[flow/config.mk]
export PLATFORM = sky130hd
export DESIGN_NAME = cpu_8b
export DESIGN_NICKNAME = cpu_8b
export VERILOG_FILES = /design/flow/design.v
export SDC_FILE = /design/flow/constraint.sdc
export NUM_CORES = 4
export LEC_CHECK = 0
export ABC_AREA = 1
export CAP_MARGIN = 30
export CELL_PAD_IN_SITES_DETAIL_PLACEMENT = 0
export CORE_MARGIN = 4
export CORE_UTILIZATION = 58
export GPL_TIMING_DRIVEN = 1
export PLACE_DENSITY = 0.84
export SETUP_SLACK_MARGIN = 1.95
export SLEW_MARGIN = 20
export TNS_END_PERCENT = 50
[flow/constraint.sdc]
create_clock -name core_clock -period 6.58 [get_ports {clk}]
set_input_delay 1.3160 -clock core_clock [delete_from_list [all_inputs] [get_ports {clk}]]
set_output_delay 1.3160 -clock core_clock [all_outputs]
set_load 0.01 [all_outputs]
[flow/design.v]
module control_unit(
    input wire [7:0] instr,          
    input wire [2:0] state,          
    input wire zf,                   
    input wire reset,                
    output reg [2:0] next_state,     
    output reg pc_we,                
    output reg pc_sel,               
    output reg pc_jmp_sel,           
    output reg [3:0] pc_offset,      
    output reg addr_sel,             
    output reg [3:0] addr_offset,    
    output reg mem_sel,              
    output reg mem_we,               
    output reg [2:0] alu_opcode,     
    output reg alu_sel_a,            
    output reg alu_sel_b,            
    output reg alu_we,               
    output reg zf_we,                
    output reg ir_we,                
    output reg a_sel,                
    output reg a_we,                 
    output reg b_sel,                
    output reg b_we,                 
    output reg halt                  
);
    localparam ADD    = 3'b000;
    localparam AND    = 3'b001;
    localparam NOT    = 3'b010;
    localparam LOAD   = 3'b011;
    localparam STORE  = 3'b100;
    localparam JUMP   = 3'b101;
    localparam JUMPz  = 3'b110;
    localparam HALT   = 3'b111;
    localparam FETCH      = 3'b000; 
    localparam DECODE     = 3'b001;
    localparam EXECUTE    = 3'b010;
    localparam MEMORY     = 3'b011;
    localparam WRITEBACK  = 3'b100;
    localparam HALT_STATE = 3'b101;
    localparam IDLE       = 3'b110;
    always @(*) begin
        pc_we = 0;               
        pc_sel = 0;              
        pc_jmp_sel = 0;          
        pc_offset = 4'b0000;     
        addr_sel = 0;            
        addr_offset = 4'b0000;   
        mem_sel = 0;             
        mem_we = 0;              
        alu_opcode = 3'b000;     
        alu_sel_a = 0;           
        alu_sel_b = 0;           
        alu_we = 0;              
        zf_we = 0;               
        ir_we = 0;               
        a_sel = 0;               
        a_we = 0;                
        b_sel = 0;               
        b_we = 0;                
        halt = 0;                
        next_state = FETCH;      
        if (reset) begin
            next_state = FETCH;      
        end
        else begin
            case (state)
                FETCH: begin                     
                    next_state = DECODE;         
                    pc_we = 1;                   
                    ir_we = 1;                   
                end
                DECODE: begin    
                    case (instr[7:5])       
                        ADD, AND, NOT, JUMP, JUMPz: begin
                            next_state = EXECUTE;       
                        end
                        LOAD, STORE: begin
                            next_state = MEMORY;
                        end
                        HALT: begin
                            next_state = HALT_STATE;
                        end
                    endcase
                end
                EXECUTE: begin                           
                    case (instr[7:5])
                        ADD, AND: begin
                            alu_opcode = instr[7:5];     
                            alu_sel_a = instr[3];        
                            alu_sel_b = instr[2];        
                            alu_we = 1;                  
                            zf_we = 1;                   
                            next_state = WRITEBACK;
                        end
                        NOT: begin
                            alu_opcode = instr[7:5];     
                            alu_sel_a = instr[3];        
                            alu_we = 1;                  
                            zf_we = 1;                   
                            next_state = WRITEBACK;
                        end
                        JUMP: begin
                            pc_jmp_sel = instr[4];       
                            pc_offset = instr[3:0];      
                            pc_sel = 1;                  
                            pc_we = 1;                   
                            next_state = IDLE;
                        end
                        JUMPz: begin
                            if (zf == 1) begin
                                pc_jmp_sel = instr[4];   
                                pc_offset = instr[3:0];  
                                pc_sel = 1;              
                                pc_we = 1;               
                            end
                            next_state = IDLE;
                        end
                    endcase
                end
                MEMORY: begin                                    
                    case (instr[7:5])
                        LOAD: begin
                            addr_offset = instr[3:0];    
                            addr_sel = 1;                
                            next_state = WRITEBACK;
                        end
                        STORE: begin
                            addr_offset = instr[3:0];    
                            addr_sel = 1;                
                            mem_sel = instr[4];          
                            mem_we = 1;                  
                            next_state = IDLE;
                        end
                    endcase
                end
                WRITEBACK: begin                         
                    case (instr[7:5])
                        ADD, AND, NOT: begin
                            if (instr[4] == 0) begin
                                a_sel = 1;               
                                a_we = 1;                
                            end else begin
                                b_sel = 1;               
                                b_we = 1;                
                            end
                            next_state = FETCH;
                        end
                        LOAD: begin
                            if (instr[4] == 0) begin
                                a_we = 1;            
                            end else begin
                                b_we = 1;            
                            end
                            next_state = FETCH;
                        end
                    endcase
                end 
                HALT_STATE: begin
                    halt = 1;
                    next_state = HALT_STATE;
                end
                IDLE: begin
                    next_state = FETCH;
                end
            endcase
        end
    end
endmodule
module alu(
    input wire [2:0] opcode,         
    input wire [7:0] a,              
    input wire [7:0] b,              
    output reg [7:0] y,              
    output reg zf                    
);
    localparam ADD = 3'b000;         
    localparam AND = 3'b001;         
    localparam NOT = 3'b010;         
always @(*) begin
    zf = 0;
    case (opcode)
        ADD: begin             
            y = a + b;
        end
        AND: begin              
            y = a & b;
        end
        NOT: begin              
            y = ~a;
        end
        default: begin               
            y = 8'b00000000;
        end
    endcase
    if (y == 8'b00000000) begin
        zf = 1;
    end
end
endmodule
module register #(
    parameter WIDTH = 8
)(
    input wire clk,                  
    input wire rst,                  
    input wire we,                   
    input wire [WIDTH-1:0] d,        
    output reg [WIDTH-1:0] q         
);
    always @(posedge clk) begin      
        if (rst) begin
            q <= {WIDTH{1'b0}};      
        end else if (we) begin
            q <= d;                  
        end
    end
endmodule
module mux_2to1 (
    input wire [7:0] in0,    
    input wire [7:0] in1,    
    input wire sel,          
    output wire [7:0] out    
);
    assign out = sel ? in1 : in0;
endmodule
module adder(
    input wire [7:0] a,
    input wire [7:0] b,
    output wire [7:0] sum
);
    assign sum = a + b;
endmodule
module zext(
    input wire [3:0] in,
    output wire [7:0] out
);
assign out = {4'b0000, in};
endmodule
module cpu_8b(
    input wire clk,
    input wire rst,
    output wire halt,
    output wire mem_we,
    output wire [7:0] mem_addr,
    output wire [7:0] mem_wdata,
    input wire [7:0] mem_rdata
);
    wire [7:0] mem_d_i;
    wire [7:0] mem_d_o;
    assign mem_wdata = mem_d_i;
    assign mem_d_o = mem_rdata;
    wire [2:0] alu_opcode;
    wire [7:0] alu_a;
    wire [7:0] alu_b;
    wire a_we;
    wire [7:0] a_reg_i;
    wire [7:0] a_reg_o;
    wire b_we;
    wire [7:0] b_reg_i;
    wire [7:0] b_reg_o;
    wire alu_we;
    wire [7:0] alu_res_next;
    wire [7:0] alu_res;
    wire zf_we;
    wire zf_next;
    wire zf;
    wire ir_we;
    wire [7:0] instr;
    wire [2:0] next_state;
    wire [2:0] state;
    wire pc_we;
    wire [7:0] pc_next;
    wire [7:0] pc;
    wire alu_sel_a;
    wire alu_sel_b;
    wire a_sel;
    wire b_sel;
    wire mem_sel;
    wire [7:0] offset_addr;
    wire addr_sel;
    wire [7:0] addr_offset_zext;
    wire [3:0] addr_offset;
    wire [3:0] pc_offset;
    wire [7:0] pc_offset_zext;
    wire [7:0] inc_pc;
    wire [7:0] new_pc;
    wire pc_sel;
    wire [7:0] jmp_reg_val;
    wire pc_jmp_sel;
    control_unit cpu_control(
        .instr(instr),
        .state(state),
        .zf(zf),
        .reset(rst),
        .next_state(next_state),
        .pc_we(pc_we),
        .pc_sel(pc_sel),
        .pc_jmp_sel(pc_jmp_sel),
        .pc_offset(pc_offset),
        .addr_sel(addr_sel),
        .addr_offset(addr_offset),
        .mem_sel(mem_sel),
        .mem_we(mem_we),
        .alu_opcode(alu_opcode),
        .alu_sel_a(alu_sel_a),
        .alu_sel_b(alu_sel_b),
        .alu_we(alu_we),
        .zf_we(zf_we),
        .ir_we(ir_we),
        .a_sel(a_sel),
        .a_we(a_we),
        .b_sel(b_sel),
        .b_we(b_we),
        .halt(halt)
    );
    alu alu_unit(
        .opcode(alu_opcode),
        .a(alu_a),
        .b(alu_b),
        .y(alu_res_next),
        .zf(zf_next)
    );
    register #(.WIDTH(8)) a_register(
        .clk(clk),
        .rst(rst),
        .we(a_we),
        .d(a_reg_i),
        .q(a_reg_o)
    );
    register #(.WIDTH(8)) b_register(
        .clk(clk),
        .rst(rst),
        .we(b_we),
        .d(b_reg_i),
        .q(b_reg_o)
    );
    register #(.WIDTH(8)) alu_register(
        .clk(clk),
        .rst(rst),
        .we(alu_we),
        .d(alu_res_next),
        .q(alu_res)
    );
    register #(.WIDTH(1)) zf_register(
        .clk(clk),
        .rst(rst),
        .we(zf_we),
        .d(zf_next),
        .q(zf)
    );
    register #(.WIDTH(8)) instruction_register(
        .clk(clk),
        .rst(rst),
        .we(ir_we),
        .d(mem_d_o),
        .q(instr)
    );
    register #(.WIDTH(3)) state_register(
        .clk(clk),
        .rst(rst),
        .we(1'b1),
        .d(next_state),
        .q(state)
    );
    register #(.WIDTH(8)) program_counter(
        .clk(clk),
        .rst(rst),
        .we(pc_we),
        .d(pc_next),
        .q(pc)
    );
    mux_2to1 alu_a_mux(
        .in0(a_reg_o),
        .in1(b_reg_o),
        .sel(alu_sel_a),
        .out(alu_a)
    );
    mux_2to1 alu_b_mux(
        .in0(a_reg_o),
        .in1(b_reg_o),
        .sel(alu_sel_b),
        .out(alu_b)
    );
    mux_2to1 a_register_mux(
        .in0(mem_d_o),
        .in1(alu_res),
        .sel(a_sel),
        .out(a_reg_i)
    );
    mux_2to1 b_register_mux(
        .in0(mem_d_o),
        .in1(alu_res),
        .sel(b_sel),
        .out(b_reg_i)
    );
    mux_2to1 mem_data_mux(
        .in0(a_reg_o),
        .in1(b_reg_o),
        .sel(mem_sel),
        .out(mem_d_i)
    );
    mux_2to1 mem_addr_mux(
        .in0(pc),
        .in1(offset_addr),
        .sel(addr_sel),
        .out(mem_addr)
    );
    adder addr_adder(
        .a(addr_offset_zext),
        .b(pc),
        .sum(offset_addr)
    );
    zext addr_zext(
        .in(addr_offset),
        .out(addr_offset_zext)
    );
    zext pc_zext(
        .in(pc_offset),
        .out(pc_offset_zext)
    );
    mux_2to1 pc_mux(
        .in0(inc_pc),
        .in1(new_pc),
        .sel(pc_sel),
        .out(pc_next)
    );
    adder inc_pc_adder(
        .a(pc),
        .b(8'b00000001),
        .sum(inc_pc)
    );
    adder new_pc_adder(
        .a(pc_offset_zext),
        .b(jmp_reg_val),
        .sum(new_pc)
    );
    mux_2to1 jump_mux(
        .in0(a_reg_o),
        .in1(b_reg_o),
        .sel(pc_jmp_sel),
        .out(jmp_reg_val)
    );
endmodule
[flow/run.sh]
#!/bin/bash
# the make line also repeats each setting of config.mk as NAME=value (left out here)
make -C /OpenROAD-flow-scripts/flow DESIGN_CONFIG=/design/flow/config.mk WORK_HOME=/design/flow/orfs CLKGATE_MAP_FILE= finish
==> job_summary.md, run 1 <==
### Flow metrics

| Metric | Value |
|---|---|
| Status | no timing/DRC/antenna violations |
| CTS Sinks | 47 |
| Fin Setup TNS | 0 ns |
| Yosys top cell by instances | nand2_1 |
| Finished Layout Cells | 680 |
| XORs/XNORs by Area | 2.63% |
| H-tree depth | 2 |
| Slew Limit Fails | 0 |
| Clk pwr share | 21.6% |
| Synthesized cell area | 3660 sq um |
| Worst hold stages | 2 |
| Top delay family on crit path | buffers and inverters |
| Drt via density | 5.58 |
| Critical Path AT | 3.35 ns |
| Yosys cell count | 573 |
| Sequential power share | 43.0% |
| Antenna cell count | 0 |
| Design Power | 0.845 mW |
| Pwr/cell area | 201 nW/um^2 |
| Dominant comb cell | simple AND/OR/NAND/NOR gates |
| Reg2reg start | state_register.q[1]$_SDFF_PP0_ |
| CTS Buffer Depth | 2 |
| Placed cells | 663 |
| Initial DRC count | 288 |
| Syn. warnings | 5 |
| First-pass iteration count of the detailed router | 5 |
| Final estimated routing congestion in global placement | 0.941 |
| Mux area share | 1.54% |
| Post-synth seq share | 25.7% |
| HPWL after DPL | 7210 um |
| Comb power | 0.299 mW |
| Startpoint Class | input pin |
| Logic area | 2340 sq um |
| RSZ-0062 raised after global routing | true |
| Max-Slew Margin vs Limit | 54.2% |
| Log Warnings | 28 |
| Post-synth top cells | nand2_1 (147), inv_1 (81), nor2_1 (62), dfxtp_1 (47), o21ai_0 (35) |
| Critical-path top delay cell | clkdlybuf4s50_1 |
| Req. time, crit path | 5.26 ns |
| Fillers | 510 |
| Reg area | 941 sq um |
| Routed Antenna Nets | 0 |
| Worst R2R Path Depth | 15 |
| Die Size | 7650 sq um |
| Clock root cell | clkbuf_8 |
| Cell Rows | 28 |
| Final instance area | 4200 sq um |
| Yosys simple share | 35.0% |
| Hold Path End | zf_register.q$_SDFFE_PP0P_ |
| Yosys Chip Area | 3660 sq um |
| Post-synth top area share | 25.7% |
| # hold bufs at CTS | 0 |
| EDFF count, synth | 0 |
| P_sw | 0.335 mW |
| CP Capture Type | primary output |
| Ys flop type | dfxtp_1 |
| Seq cells post-synth | 47 |
| Die height | 87.5 um |
| Total Nets Final | 635 |
| Fp_density | 60.8% |
| P_int | 0.510 mW |
| Initial antenna violation count | 0 |
| Crit-path cells | clkdlybuf4s15_2, buf_12, buf_4, nor4_2, nand2_2, o21ai_1, clkdlybuf4s50_1 |
| Final setup violation count | 0 |
| Worst slew pin tran | 0.685 ns |
| Vias after detailed routing | 3794 |
| Latency at later pin | 0.31 ns |
| Per-cell routed wire length | 14.3 um |
| CTS tree | built |
| TritonCTS Buffers | 5 |
| P_seq | 0.364 mW |
| Worst flop-to-flop path endpoint | zf_register.q$_SDFFE_PP0P_ |
| Top cells by area | dfxtp_1 (26%), nand2_1 (15%), inv_1 (8.3%) |
| Endpoints failing hold | 0 |
| Clock transition at the registers of the reported paths | 0.10 ns |
| Crit path capture | mem_wdata[6] |
| Final Skew | 0.00949 ns |
| Yosys aoi share | 16.3% |
| Leak pwr | 1.96 nW |
| Synth area leader | dfxtp_1 |
| Critical Path Start | rst |
| DRC | 0 |
| Max FO, Critical Path | 16 |
| Layout area overhead | 14.5% |
| Max stage delay on crit path | 0.56 ns |
| Max-cap viol count | 0 |
| Clock group power | 0.183 mW |
| Fa+ha+maj area frac | 7.78% |
| Number of cells on the critical path | 7 |
| Hold_ws | 0.501 ns |
| Placed cell areas | 3970 sq um |
| Hold path start | zf_register.q$_SDFFE_PP0P_ |
| Core ar. | 6030 sq um |
| GR Overflow Total | 0 |
| Gate power share | 35.4% |
| Final period utilization | 70.9% |
| Pwr top | sequential cells |
| I/O pin cnt | 28 |
| Tmin final | 4.66 ns |
| Port bufs | 27 |
| Ys async rst share | 0% |
| Peak supply drop | 0.193 mV |
| First-pass GRT wire length | 15800 um |
| Number of distinct library cells after synthesis | 39 |
| Post-Synthesis Cells | 573 |
| WS Path Type | in2out |
| Vias in the first global route | 3472 |
| Syn_area_per_cell | 6.40 sq um |
| Syn_nets | 604 |
| GR Util All Layers | 25.8% |
| Switching share of power | 39.6% |
| Die W | 87.5 um |
| WP buf/inv | 4 |
| Reg2Reg Setup Slack | 3.16 ns |
| Worst min path class | reg2reg |
| Largest net degree at the start of global routing | 20 |
| Achievable Freq | 214 MHz |
| Final WL | 9700 um |
-- layout make-up --
type                       count  area share, %
clock buffer                   5           1.64
clock inverter                 3          0.537
inverter                      89           8.02
multi-input combinational    423           55.8
sequential                    47           22.4
tap                           75           2.24
timing repair buffer          38           9.36
-- through the flow --
| stage | utilization (%) | worst slack, ns |
|---|---|---|
| finish | 69.6 | 1.92 |
| global route | 69.6 | 1.80 |
| CTS | 68.7 | 1.91 |
| detailed placement | 65.9 | 1.05 |
| global placement | 65.9 | 1.13 |
| floorplan | - | 1.97 |
-- what timing repair did --
action	in CTS	in global routing
setup endpoints to repair	15	8
buffers inserted	2	6
cloned	1	0
resized	19	6
pin swaps	0	3
-- metal layers --
layer	wire, um	vias up	GRT usage [%]
li1	-	1927	-
met1	4390	1723	34.1
met2	4660	131	44.5
met3	544	13	3.22
met4	111	0	6.14
met5	0	-	0
==> run 2: changes to the inputs <==
Settings changed: ABC_AREA 1 to default, CAP_MARGIN 30 to 20, CELL_PAD_IN_SITES_DETAIL_PLACEMENT 0 to default, CORE_MARGIN 4 to 2, CORE_UTILIZATION 58 to 68, CTS_CLUSTER_DIAMETER from default to 103, GPL_TIMING_DRIVEN 1 to default, PLACE_DENSITY 0.84 to default, SETUP_SLACK_MARGIN 1.95 to default, TNS_END_PERCENT 50 to default.
Clock period 6.58 ns to 3.59 ns, I/O delays scaled along.
==> run 2 against run 1 <==
Net effect:
- via count increased by 20%
- critical path type is now in2reg
- now fails the layout checks on negative setup slack
- sequential share of layout area fell by 2.2 points
- final cell count fell by 9.6%
- critical path depth is 9 higher
- count of clock-buffer cells in the layout up 2
- final area rose by 11%
- synthesized cell count fell by 19%
- sequential cell count stayed put
- critical endpoint is now zf_register.q$_SDFFE_PP0P_
- total power is 92% higher
- worst setup slack lost 2.1 ns
- non-clock buffer count is 60 higher
==> job_summary.md, run 2 <==
### Flow metrics

| Metric | Value |
|---|---|
| Vias in the first global route | 4169 (+20%) |
| Ys async rst share | 0% (unchanged) |
| Yosys aoi share | 18.8% (+2.4 points) |
| CTS Sinks | 47 (unchanged) |
| WS Path Type | in2reg |
| Final period utilization | 106% (+35 points) |
| Worst slew pin tran | 0.687 ns (+0.00195 ns) |
| Die height | 77.3 um (-12%) |
| Final WL | 15200 um (+56%) |
| Post-synth top area share | 25.8% (+0.079 points) |
| Pwr/cell area | 347 nW/um^2 (+72%) |
| Hold path start | alu_register.q[0]$_SDFFE_PP0P_ |
| Final Skew | 0.0125 ns (+0.00304 ns) |
| Initial antenna violation count | 1 (+1) |
| Syn_nets | 493 (-18%) |
| Clk pwr share | 20.8% (-0.8 points) |
| P_seq | 0.653 mW (+79%) |
| Final worst setup slack | -0.207 ns (-2.12 ns) |
| Post-Synthesis Cells | 462 (-19%) |
| DP Worst Slack | -0.865 ns (-1.91 ns) |
| Hold Path End | alu_register.q[0]$_SDFFE_PP0P_ |
| Per-cell routed wire length | 24.7 um (+73%) |
| Final estimated routing congestion in global placement | 1.05 (+11%) |
| EDFF count, synth | 0 (unchanged) |
| Achievable Freq | 263 MHz |
| Ys flop type | dfxtp_1 |
| Latency at later pin | 0.32 ns (about the same) |
| Max-cap viol count | 0 (unchanged) |
| Layout area overhead | 27.8% |
| WP buf/inv | 3 (-1) |
| CP Capture Type | flop |
| Die Size | 5980 sq um (-22%) |
| Critical-path top delay cell | or4b_1 |
| Top cells by area | dfxtp_1 (26%), mux2_2 (7.4%), nor2_1 (6.3%) |
| Max-Slew Margin vs Limit | 54.0% (-0.24 points) |
| Yosys top cell by instances | nor2_1 |
| Fp_density | 71.1% (+10 points) |
| HPWL after DPL | 8630 um (+20%) |
| Worst hold stages | 2 (unchanged) |
| Endpoints failing hold | 0 (unchanged) |
| Core ar. | 5140 sq um (-15%) |
| Cell Rows | 26 (-7.1%) |
| Reg2reg start | state_register.q[0]$_SDFF_PP0_ |
| Initial DRC count | 840 (+190%) |
| Clock group power | 0.337 mW (+84%) |
| Yosys simple share | 24.6% (-10 points) |
| Worst flop-to-flop path endpoint | zf_register.q$_SDFFE_PP0P_ |
| Startpoint Class | input pin |
| Final setup violation count | 2 (+2) |
| Status | finished with violations |
| Vias after detailed routing | 4559 (+20%) |
| Top delay family on crit path | simple AND/OR/NAND/NOR gates |
| GR Util All Layers | 44.1% (+18 points) |
| Worst min path class | reg2reg |
| Met2 Use GR | 72.1% (+28 points) |
| P_sw | 0.659 mW (+97%) |
| Number of cells on the critical path | 16 (+9) |
| Reg2Reg Setup Slack | -0.13 ns (-3.29 ns) |
| Mux area share | 13.0% (+11 points) |
| I/O pin cnt | 28 (unchanged) |
| Switching share of power | 40.6% (+1.0 points) |
| Clock root cell | clkbuf_8 |
| P_int | 0.963 mW (+89%) |
| Max stage delay on crit path | 0.53 ns (-0.03 ns) |
| Log Warnings | 32 (+14%) |
| Top Usage Layer GRT | met2 |
| Die W | 77.3 um (-12%) |
| Sequential power share | 40.2% (-2.8 points) |
| Req. time, crit path | 3.82 ns (-1.44 ns) |
| Number of distinct library cells after synthesis | 64 (+64%) |
| Crit path capture | zf_register.q$_SDFFE_PP0P_ |
| Antenna cell count | 0 (unchanged) |
| Post-synth seq share | 25.8% (+0.079 points) |
| Drt via density | 7.41 (+33%) |
| Synth area leader | dfxtp_1 |
| Synthesized cell area | 3650 sq um (-0.31%) |
| Critical Path Start | rst |
| XORs/XNORs by Area | 4.55% (+1.9 points) |
| H-tree depth | 2 (unchanged) |
| Crit-path cells | buf_8, or3_4, nor2_8, nand3_4, buf_12, nand2_1, o21ai_0, ha_1, buf_4, nor2_2, a21oi_1, nor2_1, o21ai_2, or4b_1, or4_4, o31ai_2 |
| Worst R2R Path Depth | 13 (-2) |
| Max FO, Critical Path | 7 (-9) |
| Met3 GRT Util | 10.7% (+7.5 points) |
| # hold bufs at CTS | 0 (unchanged) |
| Yosys Chip Area | 3650 sq um (-0.31%) |
| Seq cells post-synth | 47 (unchanged) |
| First-pass iteration count of the detailed router | 9 (+4) |
| Dominant comb cell | simple AND/OR/NAND/NOR gates |
| RSZ-0062 raised after global routing | true |
| Syn. warnings | 5 (unchanged) |
| Gate power share | 39.0% (+3.6 points) |
| First-pass GRT wire length | 20700 um (+31%) |
| Comb power | 0.632 mW (+110%) |
| Slew Limit Fails | 0 (unchanged) |
| Tmin final | 3.80 ns |
| CTS Buffer Depth | 2 (unchanged) |
| Largest net degree at the start of global routing | 36 (+80%) |
| GR Overflow Total | 0 (unchanged) |
| Violated Checks | negative setup slack |
| Fa+ha+maj area frac | 7.81% (+0.024 points) |
| Total Nets Final | 575 (-9.4%) |
| Leak pwr | 2.00 nW (+2.3%) |
| Syn_area_per_cell | 7.91 sq um (+24%) |
| Hold_ws | 0.501 ns (-0.0000950 ns) |
| Post-synth top cells | nor2_1 (61), nand2_1 (55), dfxtp_1 (47), a21oi_1 (27), mux2_2 (24) |
| Pwr top | sequential cells |
| Routed Antenna Nets | 0 (unchanged) |
| DRC | 0 (unchanged) |
| CTS tree | built |
| Critical Path AT | 4.03 ns (+0.68 ns) |
| Clock transition at the registers of the reported paths | 0.10 ns (about the same) |
| Yosys cell count | 462 (-19%) |
| Peak supply drop | 0.367 mV (+90%) |
| Met1 usage in global routing | 51.7% (+18 points) |
| Port bufs | 27 (unchanged) |
| TritonCTS Buffers | 5 (unchanged) |
run 2: what timing repair did:
| action | CTS | global route |
|---|---|---|
| buffers inserted | 4 | 0 |
| pin swaps | 11 | 9 |
| endpoints found under the setup margin | 16 | 12 |
| gates resized | 31 | 26 |
run 2: final cells by class:
cell class                 instances  area, sq um
tap                               70         87.6
fill                             233          472
inverter                          22         82.6
timing repair buffer              98          806
clock inverter                     1         5.00
sequential                        47          942
clock buffer                       7         76.3
multi-input combinational        370         2670
run 2: metrics by stage:
stage	area [sq um]	std cells	utilization, %	setup TNS [ns]	total power [mW]
floorplan	3680	462	-	-0.259	0.985
global placement	4440	603	86.3	-6.81	1.16
finish	4670	615	90.8	-0.227	1.62
CTS	4590	615	89.3	-0.0361	1.53
global route	4670	615	90.8	-0.648	1.66
detailed placement	4440	603	86.3	-9.57	1.20
run 2: per-layer routing:
metal,vias to the layer above,part of all wire (%)
li1,1802,-
met1,1993,33
met2,532,42
met3,230,14
met4,2,11
met5,-,0.086
==> run 3: changes to the inputs <==
Settings changed: ABC_AREA from default to 1, CORE_ASPECT_RATIO from default to 1.07, CTS_CLUSTER_DIAMETER 103 to 108, CTS_CLUSTER_SIZE from default to 77, GPL_ROUTABILITY_DRIVEN from default to 1, GPL_TIMING_DRIVEN from default to 1, HOLD_SLACK_MARGIN from default to 0.3, MAX_ROUTING_LAYER from default to met4, PLACE_DENSITY_LB_ADDON from default to 0.15, SLEW_MARGIN 20 to 35.
Clock period 3.59 ns to 3.17 ns, I/O delays scaled along.
==> run 3 against run 2 <==
Net effect:
- still fails the layout checks on negative setup slack
- sequential power up 16%
- clock skew down 0.00073 ns
- total power up 31%
- global-route usage down 1.2 points
- critical path depth down 9
- combinational power up 31%
- wire length down 12%
==> job_summary.md, run 3 <==
### Flow metrics

| Metric | Value |
|---|---|
| Core ar. | 5170 sq um (+0.56%) |
| Number of distinct library cells after synthesis | 39 (-39%) |
| Final worst setup slack | -0.0820 ns (+0.125 ns) |
| # hold bufs at CTS | 0 (unchanged) |
| DRC | 0 (unchanged) |
| Top cells by area | dfxtp_1 (26%), nand2_1 (15%), inv_1 (8.3%) |
| Layout area overhead | 28.3% |
| Log Warnings | 28 (-13%) |
| First-pass iteration count of the detailed router | 8 (-1) |
| Reg2reg start | instruction_register.q[7]$_SDFFE_PP0P_ |
| Final Skew | 0.0118 ns (-0.000734 ns) |
| Critical-path top delay cell | clkdlybuf4s50_1 |
| EDFF count, synth | 0 (unchanged) |
| Die Size | 5990 sq um (+0.30%) |
| Vias after detailed routing | 4594 (+0.77%) |
| Max-cap viol count | 0 (unchanged) |
| Mux area share | 1.54% (-11 points) |
| Yosys simple share | 35.0% (+10 points) |
| Fa+ha+maj area frac | 7.78% (-0.024 points) |
| XORs/XNORs by Area | 2.63% (-1.9 points) |
| GR Overflow Total | 0 (unchanged) |
| Worst min path class | reg2reg |
| Clock root cell | clkbuf_8 |
| I/O pin cnt | 28 (unchanged) |
| Max FO, Critical Path | 15 (+8) |
| Syn_nets | 604 (+23%) |
| Routed Antenna Nets | 0 (unchanged) |
| Post-synth seq share | 25.7% (-0.079 points) |
| Syn_area_per_cell | 6.40 sq um (-19%) |
| H-tree depth | 2 (unchanged) |
| CP Capture Type | primary output |
| Initial antenna violation count | 0 (-1) |
| Logic area | 2450 sq um (-8.2%) |
| Status | finished with violations |
| Worst flop-to-flop path endpoint | program_counter.q[6]$_SDFFE_PP0P_ |
| Finished Layout Cells | 730 (+19%) |
| Peak supply drop | 0.483 mV (+32%) |
| Synth area leader | dfxtp_1 |
| Die W | 75.0 um (-3.0%) |
| Die height | 79.9 um (+3.4%) |
| Worst R2R Path Depth | 17 (+4) |
| CTS Buffer Depth | 2 (unchanged) |
| WP buf/inv | 4 (+1) |
| HPWL after DPL | 8550 um (-0.95%) |
| Per-cell routed wire length | 18.3 um (-26%) |
| Max stage delay on crit path | 0.59 ns (+0.06 ns) |
| Dominant comb cell | simple AND/OR/NAND/NOR gates |
| Final setup violation count | 2 (unchanged) |
| Cell Rows | 27 (+3.8%) |
| Switching share of power | 38.6% (-2.0 points) |
| Yosys cell count | 573 (+24%) |
| First-pass GRT wire length | 19400 um (-6.7%) |
| Critical Path Start | rst |
| Final period utilization | 103% (-3.2 points) |
| Req. time, crit path | 2.54 ns (-1.28 ns) |
| P_seq | 0.756 mW (+16%) |
| P_sw | 0.820 mW (+24%) |
| Endpoints failing hold | 0 (unchanged) |
| Crit-path cells | clkdlybuf4s15_2, buf_4, nor4_4, nand2_1, buf_4, o21ai_2, clkdlybuf4s50_1 |
| Initial DRC count | 705 (-16%) |
| Ys flop type | dfxtp_1 |
| Achievable Freq | 308 MHz |
| Sequential power share | 35.6% (-4.6 points) |
| Post-synth top area share | 25.7% (-0.079 points) |
| Hold path start | zf_register.q$_SDFFE_PP0P_ |
| P_int | 1.30 mW (+35%) |
| Vias in the first global route | 4182 (+0.31%) |
| Startpoint Class | input pin |
| Top delay family on crit path | buffers and inverters |
| Most Frequent Cell on Critical Path | buf_4 |
| Synthesized cell area | 3660 sq um (+0.31%) |
| Clock group power | 0.539 mW (+60%) |
| Antenna cell count | 0 (unchanged) |
| Slew Limit Fails | 0 (unchanged) |
| Final WL | 13400 um (-12%) |
| Ys async rst share | 0% (unchanged) |
| Drt via density | 6.29 (-15%) |
| Syn. warnings | 5 (unchanged) |
| Seq cells post-synth | 47 (unchanged) |
| Clock transition at the registers of the reported paths | 0.08 ns (-0.02 ns) |
| Reg2Reg Setup Slack | 0.16 ns (+0.29 ns) |
| Pwr/cell area | 451 nW/um^2 (+30%) |
| WS Path Type | in2out |
| Hold Path End | zf_register.q$_SDFFE_PP0P_ |
| Number of cells on the critical path | 7 (-9) |
| Largest net degree at the start of global routing | 24 (-33%) |
| Fillers | 240 (+3.0%) |
| Max-Slew Margin vs Limit | 55.5% (+1.5 points) |
| Comb power | 0.827 mW (+31%) |
| Clk pwr share | 25.4% (+4.6 points) |
| Crit path capture | mem_wdata[7] |
| Pwr top | combinational cells |
| Port bufs | 27 (unchanged) |
| Critical Path AT | 2.62 ns (-1.41 ns) |
| Violated Checks | negative setup slack |
| Gate power share | 39.0% (about the same) |
| Yosys Chip Area | 3660 sq um (+0.31%) |
| CTS Sinks | 47 (unchanged) |
| Latency at later pin | 0.31 ns (about the same) |
| Placed cells | 717 (+19%) |
| Worst hold stages | 2 (unchanged) |
| Reg area | 945 sq um (+0.27%) |
| Yosys aoi share | 16.3% (-2.4 points) |
| Post-synth top cells | nand2_1 (147), inv_1 (81), nor2_1 (62), dfxtp_1 (47), o21ai_0 (35) |
| Tmin final | 3.25 ns |
| TritonCTS Buffers | 5 (unchanged) |
| GR Util All Layers | 43.0% (-1.2 points) |
| Fp_density | 70.9% (-0.18 points) |
| Yosys top cell by instances | nand2_1 |
| Fin Setup TNS | -0.0879 ns (+0.140 ns) |
| Post-Synthesis Cells | 573 (+24%) |
| Total Nets Final | 688 (+20%) |
| Leak pwr | 2.23 nW (+11%) |
| RSZ-0062 raised after global routing | true |
| CTS tree | built |
| Final estimated routing congestion in global placement | 0.929 (-11%) |
| Worst slew pin tran | 0.661 ns (-0.0255 ns) |
-- run 3: per-layer routing --
metal	wire, um	global-route usage, %	share of wire [%]	up-vias
li1	-	-	-	2030
met1	4670	49.2	35	2016
met2	6230	70.1	47	414
met3	1490	9.22	11	134
met4	981	21.3	7.3	0
met5	0	-	0	-
-- run 3: what timing repair did --
action | CTS | global route
setup endpoints to repair | 27 | 14
gates resized | 23 | 44
pin swaps | 1 | 14
setup buffers | 3 | 2
-- run 3: per-stage QoR --
| stage | area (sq um) | hold slack [ns] | utilization, % | power (mW) | worst slack [ns] |
|---|---|---|---|---|---|
| floorplan | 3690 | 0.458 | - | 1.18 | 0.0140 |
| global placement | 4400 | 0.472 | 85.2 | 1.45 | -0.593 |
| detailed placement | 4400 | 0.485 | 85.2 | 1.49 | -0.684 |
| CTS | 4560 | 0.498 | 88.2 | 2.00 | -0.0465 |
| global route | 4700 | 0.534 | 91.0 | 2.21 | -0.199 |
| finish | 4700 | 0.508 | 91.0 | 2.12 | -0.0820 |
-- run 3: cell type report --
type                       count  area share [%]
clock inverter                 2            1.28
clock buffer                   6            1.54
tap                           72            1.92
inverter                      89            7.16
sequential                    47            20.1
multi-input combinational    423            52.1
timing repair buffer          91            15.9
==> run 4: changes to the inputs <==
Settings changed: CORE_ASPECT_RATIO 1.07 to default, CORE_UTILIZATION 68 to 70, CTS_CLUSTER_DIAMETER 108 to 102, CTS_CLUSTER_SIZE 77 to 14, GPL_ROUTABILITY_DRIVEN 1 to default, GPL_TIMING_DRIVEN 1 to default, HOLD_SLACK_MARGIN 0.3 to 0.29, MAX_ROUTING_LAYER met4 to default, PLACE_DENSITY_LB_ADDON 0.15 to 0.28.
Clock period 3.17 ns to 3.23 ns, I/O delays scaled along.
==> run 4 against run 3 <==
Net effect:
- the flow now stops in global routing
- synthesized area did not move
- die area fell by 2.7%
- synthesized cell count did not move
==> job_summary.md, run 4 <==
### Yosys + OpenROAD results

| Metric | Value |
|---|---|
| Core ar. | 5070 sq um (-1.8%) |
| Yosys cell count | 573 (unchanged) |
| Err | [ERROR GRT-0232] Routing congestion too high. Check the congestion heatmap in the GUI. |
| Yosys Chip Area | 3660 sq um (unchanged) |
| HPWL after DPL | 9020 um (+5.6%) |
| Clock root cell | clkbuf_8 |
| Top cells by area | dfxtp_1 (26%), nand2_1 (15%), inv_1 (8.3%) |
| Final estimated routing congestion in global placement | 0.935 (+0.69%) |
| Die height | 76.4 um (-4.5%) |
| Synth area leader | dfxtp_1 |
| Yosys simple share | 35.0% (unchanged) |
| Post-synth seq share | 25.7% (unchanged) |
| Post-synth top cells | nand2_1 (147), inv_1 (81), nor2_1 (62), dfxtp_1 (47), o21ai_0 (35) |
| Syn. warnings | 5 (unchanged) |
| Fa+ha+maj area frac | 7.78% (unchanged) |
| EDFF count, synth | 0 (unchanged) |
| Syn_nets | 604 (unchanged) |
| Synthesized cell area | 3660 sq um (unchanged) |
| Cell Rows | 26 (-3.7%) |
| Port bufs | 27 (unchanged) |
| Yosys aoi share | 16.3% (unchanged) |
| Ys async rst share | 0% (unchanged) |
| Syn_area_per_cell | 6.40 sq um (unchanged) |
| Stop stage | global routing |
| XORs/XNORs by Area | 2.63% (unchanged) |
| Die Size | 5830 sq um (-2.7%) |
| Status | did not finish |
| TritonCTS Buffers | 5 (unchanged) |
| CTS Buffer Depth | 2 (unchanged) |
| H-tree depth | 2 (unchanged) |
| Seq cells post-synth | 47 (unchanged) |
| Post-synth top area share | 25.7% (unchanged) |
| Dominant comb cell | simple AND/OR/NAND/NOR gates |
| Die W | 76.4 um (+1.8%) |
| Ys flop type | dfxtp_1 |
| GR Overflow Total | 84 |
| Number of distinct library cells after synthesis | 39 (unchanged) |
| I/O pin cnt | 28 (unchanged) |
| # hold bufs at CTS | 0 (unchanged) |
| GR Util All Layers | 75.0% |
| CTS Sinks | 47 (unchanged) |
| Post-Synthesis Cells | 573 (unchanged) |
| Yosys top cell by instances | nand2_1 |
| Mux area share | 1.54% (unchanged) |
| Fp_density | 72.2% (+1.3 points) |
## run 4: what timing repair did
| item | in CTS |
|---|---|
| buffers inserted | 7 |
| pin swaps | 5 |
| gates cloned | 0 |
| resized | 32 |
| endpoints found under the setup margin | 21 |
## run 4: routing by layer
| metal | track usage, % | GRT overflow |
|---|---|---|
| met3 | 47.2 | 1 |
| met5 | 3.64 | 0 |
| met4 | 80.7 | 23 |
| met2 | 98.6 | 60 |
| met1 | 76.0 | 0 |
## run 4: through the flow
step	setup WS [ns]	std cells	instance area (sq um)
after floorplan	0.00876	573	3690
after global placement	-0.549	708	4350
after detailed placement	-0.642	708	4350
after CTS	-0.119	722	4510
==> run 5: changes to the inputs <==
Settings changed: CORE_ASPECT_RATIO from default to 1.07, CORE_UTILIZATION 70 to 72, CTS_CLUSTER_DIAMETER 102 to 77, CTS_CLUSTER_SIZE 14 to 22, GPL_ROUTABILITY_DRIVEN from default to 1, GPL_TIMING_DRIVEN from default to 1, HOLD_SLACK_MARGIN 0.29 to default, MAX_ROUTING_LAYER from default to met4, PLACE_DENSITY_LB_ADDON 0.28 to 0.15.
Clock period 3.23 ns to 3.17 ns, I/O delays scaled along.
==> run 5 against run 4 <==
Net effect:
- die area decreased by 2.6%
- synthesized area stayed put
- the run again fails in global routing
- synthesized cell count did not move
==> job_summary.md, run 5 <==
### Yosys + OpenROAD results

| Metric | Value |
|---|---|
| Status | did not finish |
| Stop stage | global routing |
| Err | [ERROR GRT-0232] Routing congestion too high. Check the congestion heatmap in the GUI. |
| CTS Buffer Depth | 2 (unchanged) |
| Yosys aoi share | 16.3% (unchanged) |
| Cell Rows | 26 (unchanged) |
| Dominant comb cell | simple AND/OR/NAND/NOR gates |
| DP Worst Slack | -0.720 ns (-0.0780 ns) |
| CTS Sinks | 47 (unchanged) |
| Yosys simple share | 35.0% (unchanged) |
| Fp_density | 75.6% (+3.4 points) |
| Ys flop type | dfxtp_1 |
| Synth area leader | dfxtp_1 |
| Yosys top cell by instances | nand2_1 |
| Die height | 77.8 um (+1.9%) |
| Mux area share | 1.54% (unchanged) |
| Clock root cell | clkbuf_8 |
| GR Overflow Total | 25 |
| # hold bufs at CTS | 0 (unchanged) |
| Post-synth top area share | 25.7% (unchanged) |
| Syn_nets | 604 (unchanged) |
| Fa+ha+maj area frac | 7.78% (unchanged) |
| Die W | 73.0 um (-4.4%) |
| Port bufs | 27 (unchanged) |
| Ys async rst share | 0% (unchanged) |
| Post-synth seq share | 25.7% (unchanged) |
| Number of distinct library cells after synthesis | 39 (unchanged) |
| Post-synth top cells | nand2_1 (147), inv_1 (81), nor2_1 (62), dfxtp_1 (47), o21ai_0 (35) |
| HPWL after DPL | 8820 um (-2.3%) |
| Final estimated routing congestion in global placement | 0.964 (+3.1%) |
| Top cells by area | dfxtp_1 (26%), nand2_1 (15%), inv_1 (8.3%) |
| Yosys cell count | 573 (unchanged) |
| Syn. warnings | 5 (unchanged) |
| TritonCTS Buffers | 5 (unchanged) |
| Seq cells post-synth | 47 (unchanged) |
| Post-Synthesis Cells | 573 (unchanged) |
| Syn_area_per_cell | 6.40 sq um (unchanged) |
| XORs/XNORs by Area | 2.63% (unchanged) |
| Die Size | 5680 sq um (-2.6%) |
| I/O pin cnt | 28 (unchanged) |
| Core ar. | 4850 sq um (-4.5%) |
| H-tree depth | 2 (unchanged) |
| Yosys Chip Area | 3660 sq um (unchanged) |
| GR Util All Layers | 77.1% |
| Synthesized cell area | 3660 sq um (unchanged) |
| EDFF count, synth | 0 (unchanged) |
[run 5: routing by layer]
layer  overflow  GRT usage (%)
met5          -              -
met4         15           76.5
met3          0           54.4
met2         10           91.4
met1          0           78.8
[run 5: repair_timing]
action / in CTS
setup buffers: 3
setup endpoints to repair: 25
resized: 36
pin swaps: 4
cloned: 0
[run 5: through the flow]
| step | hold slack, ns | cells | instance area (sq um) | util, % |
|---|---|---|---|---|
| global placement | 0.471 | 690 | 4300 | 88.7 |
| CTS | 0.495 | 701 | 4460 | 92.0 |
| detailed placement | 0.478 | 690 | 4300 | 88.7 |
| floorplan | 0.458 | 573 | 3690 | - |
==> run 6: changes to the inputs <==
Settings changed: CTS_CLUSTER_DIAMETER 77 to 108, CTS_CLUSTER_SIZE 22 to 14, HOLD_SLACK_MARGIN from default to 0.29, MAX_ROUTING_LAYER met4 to met5, PLACE_DENSITY_LB_ADDON 0.15 to 0.28.
Clock period 3.17 ns to 3.22 ns, I/O delays scaled along.
==> run 6 against run 5 <==
Net effect:
- the flow again stops in global routing
- synthesized cell count unchanged
- die area unchanged
- synthesized area unchanged
==> job_summary.md, run 6 <==
### Yosys + OpenROAD results

| Metric | Value |
|---|---|
| Status | did not finish |
| Stop stage | global routing |
| Err | [ERROR GRT-0232] Routing congestion too high. Check the congestion heatmap in the GUI. |
| Port bufs | 27 (unchanged) |
| Post-synth top area share | 25.7% (unchanged) |
| Mux area share | 1.54% (unchanged) |
| # hold bufs at CTS | 0 (unchanged) |
| CTS Sinks | 47 (unchanged) |
| Yosys Chip Area | 3660 sq um (unchanged) |
| Clock root cell | clkbuf_8 |
| Ys flop type | dfxtp_1 |
| GR Util All Layers | 79.7% |
| Cell Rows | 26 (unchanged) |
| Syn_area_per_cell | 6.40 sq um (unchanged) |
| TritonCTS Buffers | 5 (unchanged) |
| H-tree depth | 2 (unchanged) |
| Dominant comb cell | simple AND/OR/NAND/NOR gates |
| Yosys simple share | 35.0% (unchanged) |
| HPWL after DPL | 9130 um (+3.5%) |
| Post-Synthesis Cells | 573 (unchanged) |
| Top cells by area | dfxtp_1 (26%), nand2_1 (15%), inv_1 (8.3%) |
| Post-synth top cells | nand2_1 (147), inv_1 (81), nor2_1 (62), dfxtp_1 (47), o21ai_0 (35) |
| Die height | 77.8 um (unchanged) |
| Seq cells post-synth | 47 (unchanged) |
| Synthesized cell area | 3660 sq um (unchanged) |
| Yosys aoi share | 16.3% (unchanged) |
| DP Worst Slack | -0.747 ns (-0.0271 ns) |
| Placed cell areas | 4350 sq um (+1.2%) |
| Final estimated routing congestion in global placement | 0.938 (-2.7%) |
| Core ar. | 4850 sq um (unchanged) |
| EDFF count, synth | 0 (unchanged) |
| Die W | 73.0 um (unchanged) |
| CTS Buffer Depth | 2 (unchanged) |
| Die Size | 5680 sq um (unchanged) |
| Syn_nets | 604 (unchanged) |
| Yosys top cell by instances | nand2_1 |
| I/O pin cnt | 28 (unchanged) |
| Number of distinct library cells after synthesis | 39 (unchanged) |
| Ys async rst share | 0% (unchanged) |
| Post-synth seq share | 25.7% (unchanged) |
| Yosys cell count | 573 (unchanged) |
| Fa+ha+maj area frac | 7.78% (unchanged) |
| GR Overflow Total | 38 |
| Fp_density | 75.6% (unchanged) |
| XORs/XNORs by Area | 2.63% (unchanged) |
| Synth area leader | dfxtp_1 |
| Syn. warnings | 5 (unchanged) |
==> run 6: through the flow <==
stage | hold WS (ns) | util (%) | std cells | power [mW]
2_1_floorplan | 0.458 | - | 573 | 1.16
3_3_place_gp | 0.474 | 89.8 | 697 | 1.42
3_5_place_dp | 0.483 | 89.8 | 697 | 1.47
4_1_cts | 0.508 | 93.3 | 707 | 1.91
==> run 6: timing repair <==
| action | in CTS |
|---|---|
| setup endpoints to repair | 24 |
| buffers inserted | 2 |
| pin swaps | 6 |
| resized | 39 |
==> run 6: per-layer routing <==
layer,GRT usage (%),overflow
met5,4.04,0
met4,84.1,19
met3,67.9,2
met2,92.9,17
met1,79.5,0
==> run 7: changes to the inputs <==
Settings changed: ABC_AREA 1 to default, CORE_ASPECT_RATIO 1.07 to default, CORE_UTILIZATION 72 to 65, CTS_CLUSTER_DIAMETER 108 to default, CTS_CLUSTER_SIZE 14 to default, GPL_ROUTABILITY_DRIVEN 1 to default, GPL_TIMING_DRIVEN 1 to default, HOLD_SLACK_MARGIN 0.29 to default, MAX_ROUTING_LAYER met5 to default, PLACE_DENSITY_LB_ADDON 0.28 to default, SLEW_MARGIN 35 to 20.
Clock period 3.22 ns to 4.03 ns, I/O delays scaled along.
==> run 7 against run 6 <==
Net effect:
- the run now finishes clean
- synthesized area fell by 0.31%
- synthesized cell count fell by 19%
- die area rose by 9.8%
==> job_summary.md, run 7 <==
### Flow metrics

| Metric | Value |
|---|---|
| Status | no timing/DRC/antenna violations |
| Top delay family on crit path | buffers and inverters |
| Comb power | 0.483 mW |
| Most Frequent Cell on Critical Path | buf_4 |
| Clock group power | 0.348 mW |
| Seq cells post-synth | 47 (unchanged) |
| Largest net degree at the start of global routing | 36 |
| Hold_ws | 0.480 ns |
| Routed Antenna Nets | 0 |
| Switching share of power | 35.4% |
| P_int | 0.906 mW |
| Number of cells on the critical path | 16 |
| Initial DRC count | 223 |
| Clock transition at the registers of the reported paths | 0.09 ns |
| HPWL after DPL | 7610 um (-17%) |
| Worst R2R Path Depth | 13 |
| Port bufs | 27 (unchanged) |
| Drt via density | 6.03 |
| Pwr top | sequential cells |
| Post-synth seq share | 25.8% (+0.079 points) |
| Achievable Freq | 261 MHz |
| I/O pin cnt | 28 (unchanged) |
| Top cells by area | dfxtp_1 (26%), mux2_2 (7.4%), nor2_1 (6.3%) |
| Ys async rst share | 0% (unchanged) |
| Syn. warnings | 5 (unchanged) |
| Number of distinct library cells after synthesis | 64 (+64%) |
| Initial antenna violation count | 0 |
| Max-cap viol count | 0 |
| WS Path Type | in2out |
| Peak supply drop | 0.290 mV |
| Crit-path cells | clkbuf_2, nor2_2, buf_4, buf_4, buf_4, buf_4, buf_4, buf_4, buf_4, buf_4, buf_4, nand3_1, buf_4, nand2_1, nand2_1, clkdlybuf4s50_1 |
| TritonCTS Buffers | 5 (unchanged) |
| Cell Rows | 27 (+3.8%) |
| First-pass iteration count of the detailed router | 7 |
| P_seq | 0.571 mW |
| GR Util All Layers | 33.9% |
| Post-synth top cells | nor2_1 (61), nand2_1 (55), dfxtp_1 (47), a21oi_1 (27), mux2_2 (24) |
| Latency at later pin | 0.31 ns |
| XORs/XNORs by Area | 4.55% (+1.9 points) |
| Reg2reg start | instruction_register.q[6]$_SDFFE_PP0P_ |
| Max FO, Critical Path | 7 |
| Fa+ha+maj area frac | 7.81% (+0.024 points) |
| Synth area leader | dfxtp_1 |
| Final setup violation count | 0 |
| Tmin final | 3.84 ns |
| Gate power share | 34.5% |
| Startpoint Class | input pin |
| DRC | 0 |
| Syn_nets | 493 (-18%) |
| Post-synth top area share | 25.8% (+0.079 points) |
| Placed cells | 595 (-15%) |
| DP Worst Slack | -0.489 ns (+0.258 ns) |
| Final estimated routing congestion in global placement | 0.950 (+1.3%) |
| Critical Path AT | 3.03 ns |
| Finished Layout Cells | 610 |
| Log Warnings | 28 |
| Die W | 79.0 um (+8.2%) |
| Final period utilization | 95.2% |
| Dominant comb cell | simple AND/OR/NAND/NOR gates |
| H-tree depth | 2 (unchanged) |
| Yosys Chip Area | 3650 sq um (-0.31%) |
| First-pass GRT wire length | 16600 um |
| Core ar. | 5470 sq um (+13%) |
| Antenna cell count | 0 |
| CTS Buffer Depth | 2 (unchanged) |
| Design Power | 1.40 mW |
| CP Capture Type | primary output |
| Fillers | 360 |
| Worst slew pin tran | 0.604 ns |
| Yosys aoi share | 18.8% (+2.4 points) |
| CTS tree | built |
| Die Size | 6240 sq um (+9.8%) |
| Vias after detailed routing | 3677 |
| Per-cell routed wire length | 16.9 um |
| Clock root cell | clkbuf_8 |
| Critical Path Start | rst |
| Ys flop type | dfxtp_1 |
| Layout area overhead | 24.1% |
| Max-Slew Margin vs Limit | 59.4% |
| Synthesized cell area | 3650 sq um (-0.31%) |
| WP buf/inv | 12 |
| Slew Limit Fails | 0 |
| Die height | 79.0 um (+1.5%) |
| Hold Path End | alu_register.q[0]$_SDFFE_PP0P_ |
| Yosys top cell by instances | nor2_1 |
| Vias in the first global route | 3487 |
| RSZ-0062 raised after global routing | false |
| Mux area share | 13.0% (+11 points) |
| Yosys simple share | 24.6% (-10 points) |
| EDFF count, synth | 0 (unchanged) |
| CTS Sinks | 47 (unchanged) |
| Yosys cell count | 462 (-19%) |
| Worst flop-to-flop path endpoint | zf_register.q$_SDFFE_PP0P_ |
| Sequential power share | 40.8% |
| Fp_density | 66.8% (-8.8 points) |
| Final WL | 10300 um |
| Final worst setup slack | 0.192 ns |
| Crit path capture | mem_addr[0] |
| Leak pwr | 2.00 nW |
| P_sw | 0.496 mW |
| Critical-path top delay cell | clkdlybuf4s50_1 |
| Final Skew | 0.00675 ns |
| Pwr/cell area | 309 nW/um^2 |
| Total Nets Final | 569 |
| Clk pwr share | 24.8% |
| Req. time, crit path | 3.22 ns |
| Core Util, Final | 82.9% |
| GR Overflow Total | 0 |
| Syn_area_per_cell | 7.91 sq um (+24%) |
| Hold path start | alu_register.q[0]$_SDFFE_PP0P_ |
| Worst min path class | reg2reg |
| Max stage delay on crit path | 0.53 ns |
| Reg2Reg Setup Slack | 0.45 ns |
| Worst hold stages | 2 |
| Endpoints failing hold | 0 |
| Post-Synthesis Cells | 462 (-19%) |
==> run 7: stage by stage <==
stage,area [sq um],setup TNS [ns]
floorplan,3670,0
global placement,4340,-2.45
detailed placement,4340,-3.50
CTS,4490,0
global route,4540,0
finish,4540,0
==> run 7: area by class of cell <==
cell class / instances / area [sq um] / area share (%)
well taps: 72 / 90.1 / 1.99
clock buffers: 6 / 72.6 / 1.60
multi-input cells: 370 / 2580 / 56.9
inverters: 22 / 82.6 / 1.82
clock inverters: 1 / 30.0 / 0.662
repair buffers: 92 / 741 / 16.3
flip-flops and latches: 47 / 941 / 20.7
==> run 7: layer usage <==
metal | GRT usage, % | wire length (um)
met3 | 5.57 | 608
met2 | 57.5 | 5000
met5 | 0 | 0
met1 | 43.4 | 4400
met4 | 12.2 | 286
==> run 7: timing repair <==
action / in CTS / in global routing
hold buffers: 0 / 0
pin swaps: 2 / 1
endpoints found under the setup margin: 8 / 9
setup buffers: 8 / 0
hold endpoints to repair: 0 / 0
resized: 7 / 20
==> run 8: changes to the inputs <==
Settings changed: CAP_MARGIN 20 to 40, CORE_UTILIZATION 65 to 62, CTS_CLUSTER_SIZE from default to 26, GPL_ROUTABILITY_DRIVEN from default to 0, MAX_ROUTING_LAYER from default to met4.
Clock period 4.03 ns to 5.0 ns, I/O delays scaled along.
==> run 8 against run 7 <==
Net effect:
- largest power group unchanged
- via count decreased by 6.3%
- clock skew decreased by 0.00079 ns
- synthesized cell count unchanged
- wire length decreased by 6.5%
- sequential share of layout area increased by 2.2 points
- combinational power decreased by 31%
==> job_summary.md, run 8 <==
### Flow metrics

| Metric | Value |
|---|---|
| Per-cell routed wire length | 17.3 um (+2.2%) |
| Comb power | 0.332 mW (-31%) |
| Reg2reg start | instruction_register.q[6]$_SDFFE_PP0P_ |
| Number of cells on the critical path | 13 (-3) |
| Top cells by area | dfxtp_1 (26%), mux2_2 (7.4%), nor2_1 (6.3%) |
| Clock transition at the registers of the reported paths | 0.09 ns (about the same) |
| Max-Slew Margin vs Limit | 59.2% (-0.26 points) |
| Port bufs | 27 (unchanged) |
| P_int | 0.703 mW (-22%) |
| Fp_density | 65.1% (-1.6 points) |
| TritonCTS Buffers | 5 (unchanged) |
| Latency at later pin | 0.30 ns (about the same) |
| Worst R2R Path Depth | 12 (-1) |
| First-pass GRT wire length | 15900 um (-4.2%) |
| Reg area | 941 sq um (unchanged) |
| Synthesized cell area | 3650 sq um (unchanged) |
| Die W | 80.8 um (+2.3%) |
| CTS Buffer Depth | 2 (unchanged) |
| Routed Antenna Nets | 0 (unchanged) |
| H-tree depth | 2 (unchanged) |
| Die Size | 6520 sq um (+4.6%) |
| Endpoints failing hold | 0 (unchanged) |
| Post-Synthesis Cells | 462 (unchanged) |
| Yosys top cell by instances | nor2_1 |
| Worst slew pin tran | 0.609 ns (+0.00523 ns) |
| Post-synth top cells | nor2_1 (61), nand2_1 (55), dfxtp_1 (47), a21oi_1 (27), mux2_2 (24) |
| Switching share of power | 35.2% (-0.18 points) |
| Clock group power | 0.281 mW (-19%) |
| HPWL after DPL | 7230 um (-5.0%) |
| Yosys cell count | 462 (unchanged) |
| Sequential power share | 43.5% (+2.7 points) |
| Ys async rst share | 0% (unchanged) |
| Max stage delay on crit path | 0.72 ns (+0.19 ns) |
| Peak supply drop | 0.184 mV (-36%) |
| Critical Path Start | instruction_register.q[6]$_SDFFE_PP0P_ |
| Syn_nets | 493 (unchanged) |
| Syn. warnings | 5 (unchanged) |
| Fa+ha+maj area frac | 7.81% (unchanged) |
| DRC | 0 (unchanged) |
| Hold path start | alu_register.q[3]$_SDFFE_PP0P_ |
| Max-cap viol count | 0 (unchanged) |
| Yosys Chip Area | 3650 sq um (unchanged) |
| Mux area share | 13.0% (unchanged) |
| Seq cells post-synth | 47 (unchanged) |
| Final period utilization | 92.8% (-2.4 points) |
| Antenna cell count | 0 (unchanged) |
| Top delay family on crit path | simple AND/OR/NAND/NOR gates |
| Yosys simple share | 24.6% (unchanged) |
| Design Power | 1.09 mW (-23%) |
| Max FO, Critical Path | 16 (+9) |
| Fin Setup TNS | 0 ns (unchanged) |
| Dominant comb cell | simple AND/OR/NAND/NOR gates |
| Largest net degree at the start of global routing | 36 (unchanged) |
| Cell Rows | 27 (unchanged) |
| Final Skew | 0.00596 ns (-0.000790 ns) |
| GR Util All Layers | 32.4% (-1.5 points) |
| Pwr/cell area | 264 nW/um^2 (-15%) |
| Final WL | 9630 um (-6.5%) |
| P_sw | 0.382 mW (-23%) |
| Initial DRC count | 244 (+9.4%) |
| EDFF count, synth | 0 (unchanged) |
| Post-synth seq share | 25.8% (unchanged) |
| Reg2Reg Setup Slack | 0.92 ns (+0.47 ns) |
| Final setup violation count | 0 (unchanged) |
| Die height | 80.8 um (+2.3%) |
| Post CTS Setup Buffer Count | 0 (-8) |
| Status | no timing/DRC/antenna violations |
| Tmin final | 4.64 ns |
| Post-synth top area share | 25.8% (unchanged) |
| GR Overflow Total | 0 (unchanged) |
| First-pass iteration count of the detailed router | 5 (-2) |
| Log Warnings | 28 (unchanged) |
| WS Path Type | reg2out |
| I/O pin cnt | 28 (unchanged) |
| Crit-path cells | nand2_1, o21ai_0, nor2b_1, and2_1, ha_1, inv_1, fa_1, nor2b_1, o21ai_0, a21oi_2, nand3_1, xnor2_1, clkdlybuf4s50_1 |
| Yosys aoi share | 18.8% (unchanged) |
| Logic area | 2520 sq um (-2.3%) |
| Syn_area_per_cell | 7.91 sq um (unchanged) |
| P_seq | 0.473 mW (-17%) |
| Req. time, crit path | 4.00 ns (+0.78 ns) |
| Fillers | 454 (+26%) |
| CTS tree | built |
| Startpoint Class | flop |
| Gate power share | 30.6% (-3.9 points) |
| XORs/XNORs by Area | 4.55% (unchanged) |
| CP Capture Type | primary output |
| Drt via density | 6.18 (+2.5%) |
| Layout area overhead | 12.5% |
| Vias in the first global route | 3277 (-6.0%) |
| Clk pwr share | 25.9% (+1.1 points) |
| Initial antenna violation count | 0 (unchanged) |
| Worst flop-to-flop path endpoint | zf_register.q$_SDFFE_PP0P_ |
| Leak pwr | 1.67 nW (-16%) |
| WP buf/inv | 2 (-10) |
| Pwr top | sequential cells |
| Achievable Freq | 216 MHz |
| Crit path capture | mem_addr[6] |
| Worst min path class | reg2reg |
| Critical-path top delay cell | dfxtp_1 |
| Core ar. | 5610 sq um (+2.5%) |
| Worst hold stages | 2 (unchanged) |
| CTS Sinks | 47 (unchanged) |
| Hold Path End | alu_register.q[3]$_SDFFE_PP0P_ |
| Number of distinct library cells after synthesis | 64 (unchanged) |
| Slew Limit Fails | 0 (unchanged) |
| Clock root cell | clkbuf_8 |
| Total Nets Final | 517 (-9.1%) |
| Synth area leader | dfxtp_1 |
| Critical Path AT | 3.64 ns (+0.61 ns) |
| Vias after detailed routing | 3447 (-6.3%) |
| Ys flop type | dfxtp_1 |
[run 8: final cells by class]
cell class / count / share of cell area (%)
clock buffers: 5 / 1.67
clock inverters: 2 / 0.914
inverters: 22 / 2.01
multi-input cells: 370 / 61.3
flip-flops and latches: 47 / 22.9
well taps: 72 / 2.19
repair buffers: 40 / 9.01
[run 8: through the flow]
stage,instances,util [%],instance area (sq um),hold WS [ns],setup WS [ns]
after floorplan,462,-,3650,0.436,0.641
after global placement,551,71.2,3990,0.450,0.143
after detailed placement,551,71.2,3990,0.454,0.0661
after CTS,558,73.1,4100,0.468,0.0446
after global routing,558,73.3,4110,0.486,-0.00401
final,558,73.3,4110,0.467,0.361
[run 8: per-layer routing]
layer | vias to the layer above | track usage (%) | share of wire, %
li1 | 1684 | - | -
met1 | 1621 | 41.8 | 46
met2 | 120 | 53.0 | 48
met3 | 22 | 4.33 | 4.8
met4 | 0 | 10.3 | 2.0
met5 | - | - | 0
[run 8: what timing repair did]
action | in CTS | in global routing
setup endpoints to repair | 0 | 4
hold buffers | 0 | 0
gates resized | 0 | 3
==> run 9: changes to the inputs <==
Settings changed: CAP_MARGIN 40 to 35, CORE_UTILIZATION 62 to 72, CTS_CLUSTER_SIZE 26 to default, GPL_ROUTABILITY_DRIVEN 0 to default, HOLD_SLACK_MARGIN from default to 0.29, SETUP_SLACK_MARGIN from default to -0.26.
Clock period 5.0 ns to 4.1 ns, I/O delays scaled along.
==> run 9 against run 8 <==
Net effect:
- the layout now fails its checks (negative setup slack)
- hold slack improved by 0.013 ns
- sequential power up 21%
- final area up 7.3%
- via count increased by 17%
- die area down 13%
- count of clock-buffer cells in the layout increased by 1
- combinational power increased by 42%
- synthesized area did not move
- critical path depth is 3 higher
- synthesized cell count unchanged
- worst setup slack got worse by 0.40 ns
==> job_summary.md, run 9 <==
### Flow metrics

| Metric | Value |
|---|---|
| Antenna cell count | 0 (unchanged) |
| Die W | 75.2 um (-6.8%) |
| Seq cells post-synth | 47 (unchanged) |
| Number of distinct library cells after synthesis | 64 (unchanged) |
| Placed cells | 588 (+6.7%) |
| Pwr top | sequential cells |
| Yosys cell count | 462 (unchanged) |
| Top cells by area | dfxtp_1 (26%), mux2_2 (7.4%), nor2_1 (6.3%) |
| Peak supply drop | 0.387 mV (+110%) |
| Syn. warnings | 5 (unchanged) |
| CTS Buffer Depth | 2 (unchanged) |
| Vias after detailed routing | 4033 (+17%) |
| Final WL | 12100 um (+26%) |
| Max stage delay on crit path | 0.50 ns (-0.22 ns) |
| Fa+ha+maj area frac | 7.81% (unchanged) |
| Die Size | 5660 sq um (-13%) |
| Reg2reg start | instruction_register.q[7]$_SDFFE_PP0P_ |
| Latency at later pin | 0.33 ns (+0.03 ns) |
| Final setup violation count | 1 (+1) |
| Fp_density | 75.8% (+11 points) |
| Slew Limit Fails | 0 (unchanged) |
| P_sw | 0.518 mW (+36%) |
| Post-synth top area share | 25.8% (unchanged) |
| Max-cap viol count | 0 (unchanged) |
| Vias in the first global route | 3870 (+18%) |
| Port bufs | 27 (unchanged) |
| Layout area overhead | 20.7% |
| Comb power | 0.471 mW (+42%) |
| Cell Rows | 25 (-7.4%) |
| Final Skew | 0.0103 ns (+0.00429 ns) |
| Core ar. | 4820 sq um (-14%) |
| GR Util All Layers | 43.6% (+11 points) |
| TritonCTS Buffers | 5 (unchanged) |
| Initial DRC count | 527 (+120%) |
| Logic area | 2540 sq um (+0.70%) |
| Synth area leader | dfxtp_1 |
| Startpoint Class | input pin |
| Violated Checks | negative setup slack |
| Yosys top cell by instances | nor2_1 |
| Hold path start | alu_register.q[0]$_SDFFE_PP0P_ |
| Crit-path cells | dlymetal6s2s_1, or3_4, nor2_8, nand3_1, buf_4, mux2_2, inv_1, fa_1, buf_4, xor2_1, a32oi_1, o21ai_0, a21oi_1, nand2b_1, or4_1, o31ai_2 |
| Synthesized cell area | 3650 sq um (unchanged) |
| Ys async rst share | 0% (unchanged) |
| Post-synth seq share | 25.8% (unchanged) |
| Worst slew pin tran | 0.686 ns (+0.0765 ns) |
| Syn_nets | 493 (unchanged) |
| Post CTS Setup Buffer Count | 0 (unchanged) |
| Hold Path End | alu_register.q[0]$_SDFFE_PP0P_ |
| Endpoints failing hold | 0 (unchanged) |
| Pwr/cell area | 307 nW/um^2 (+16%) |
| Log Warnings | 29 (+3.6%) |
| Critical Path AT | 4.37 ns (+0.73 ns) |
| XORs/XNORs by Area | 4.55% (unchanged) |
| GR Overflow Total | 0 (unchanged) |
| WP buf/inv | 4 (+2) |
| # hold bufs at CTS | 0 (unchanged) |
| I/O pin cnt | 28 (unchanged) |
| Mux area share | 13.0% (unchanged) |
| Syn_area_per_cell | 7.91 sq um (unchanged) |
| Total Nets Final | 559 (+8.1%) |
| Max-Slew Margin vs Limit | 54.0% (-5.1 points) |
| DRC | 0 (unchanged) |
| Crit path capture | zf_register.q$_SDFFE_PP0P_ |
| First-pass GRT wire length | 17900 um (+13%) |
| Final period utilization | 101% (+8.2 points) |
| Post-synth top cells | nor2_1 (61), nand2_1 (55), dfxtp_1 (47), a21oi_1 (27), mux2_2 (24) |
| Worst hold stages | 2 (unchanged) |
| Clock group power | 0.312 mW (+11%) |
| Tmin final | 4.14 ns |
| Per-cell routed wire length | 20.4 um (+18%) |
| Yosys aoi share | 18.8% (unchanged) |
| Number of cells on the critical path | 16 (+3) |
| Reg area | 941 sq um (unchanged) |
| Clk pwr share | 23.0% (-2.9 points) |
| WS Path Type | in2reg |
| DP Worst Slack | -0.468 ns (-0.534 ns) |
| Dominant comb cell | simple AND/OR/NAND/NOR gates |
| Drt via density | 6.78 (+9.7%) |
| Most Frequent Cell on Critical Path | buf_4 |
| Yosys Chip Area | 3650 sq um (unchanged) |
| Gate power share | 34.8% (+4.2 points) |
| Fillers | 214 (-53%) |
| Clock root cell | clkbuf_8 |
| Initial antenna violation count | 0 (unchanged) |
| Top delay family on crit path | simple AND/OR/NAND/NOR gates |
| Die height | 75.2 um (-6.8%) |
| HPWL after DPL | 8150 um (+13%) |
| Max FO, Critical Path | 5 (-11) |
| Achievable Freq | 242 MHz |
| Worst R2R Path Depth | 15 (+3) |
| Critical Path Start | rst |
| Req. time, crit path | 4.33 ns (+0.33 ns) |
| Largest net degree at the start of global routing | 36 (unchanged) |
| CTS Sinks | 47 (unchanged) |
| Final worst setup slack | -0.0391 ns (-0.400 ns) |
| H-tree depth | 2 (unchanged) |
| Reg2Reg Setup Slack | 0.14 ns (-0.78 ns) |
| Worst min path class | reg2reg |
| EDFF count, synth | 0 (unchanged) |
| Leak pwr | 1.92 nW (+15%) |
| Post-Synthesis Cells | 462 (unchanged) |
| Finished Layout Cells | 595 (+6.6%) |
| P_seq | 0.571 mW (+21%) |
| Switching share of power | 38.3% (+3.1 points) |
| Sequential power share | 42.2% (-1.3 points) |
| Worst flop-to-flop path endpoint | zf_register.q$_SDFFE_PP0P_ |
| Clock transition at the registers of the reported paths | 0.09 ns (about the same) |
| CTS tree | built |
| First-pass iteration count of the detailed router | 5 (unchanged) |
| Yosys simple share | 24.6% (unchanged) |
| Ys flop type | dfxtp_1 |
| Critical-path top delay cell | or4_1 |
| Status | finished with violations |
| Routed Antenna Nets | 0 (unchanged) |
| P_int | 0.835 mW (+19%) |
| Final estimated routing congestion in global placement | 1.08 |
| CP Capture Type | flop |
==> run 9: stage by stage <==
step	power, mW	util [%]	TNS [ns]	hold slack [ns]	cell area (sq um)
after floorplan	0.858	-	-0.0786	0.436	3650
after global placement	0.994	89.3	-2.01	0.441	4300
after detailed placement	1.02	89.3	-3.01	0.449	4300
after CTS	1.32	91.2	-0.876	0.479	4400
after global routing	1.40	91.5	-0.343	0.511	4410
final	1.35	91.5	-0.0391	0.480	4410
==> run 9: metal layers <==
layer,vias to the layer above,global-route usage [%],share of wire (%)
li1,1771,-,-
met1,1852,47.2,37
met2,320,70.5,47
met3,90,13.8,11
met4,0,24.8,5.9
met5,-,-,0
==> run 9: timing repair <==
item                                    in CTS  in global routing
pin swaps                                    1                  2
gates resized                                7                 10
endpoints found under the setup margin       6                  5
==> run 9: final cells by class <==
class / count / share of cell area, %
clock buffers: 6 / 1.87
multi-input cells: 370 / 57.5
flip-flops and latches: 47 / 21.3
repair buffers: 82 / 15.3
clock inverters: 1 / 0.199
inverters: 22 / 1.87
well taps: 67 / 1.90
Power and IR drop assume default switching activity.
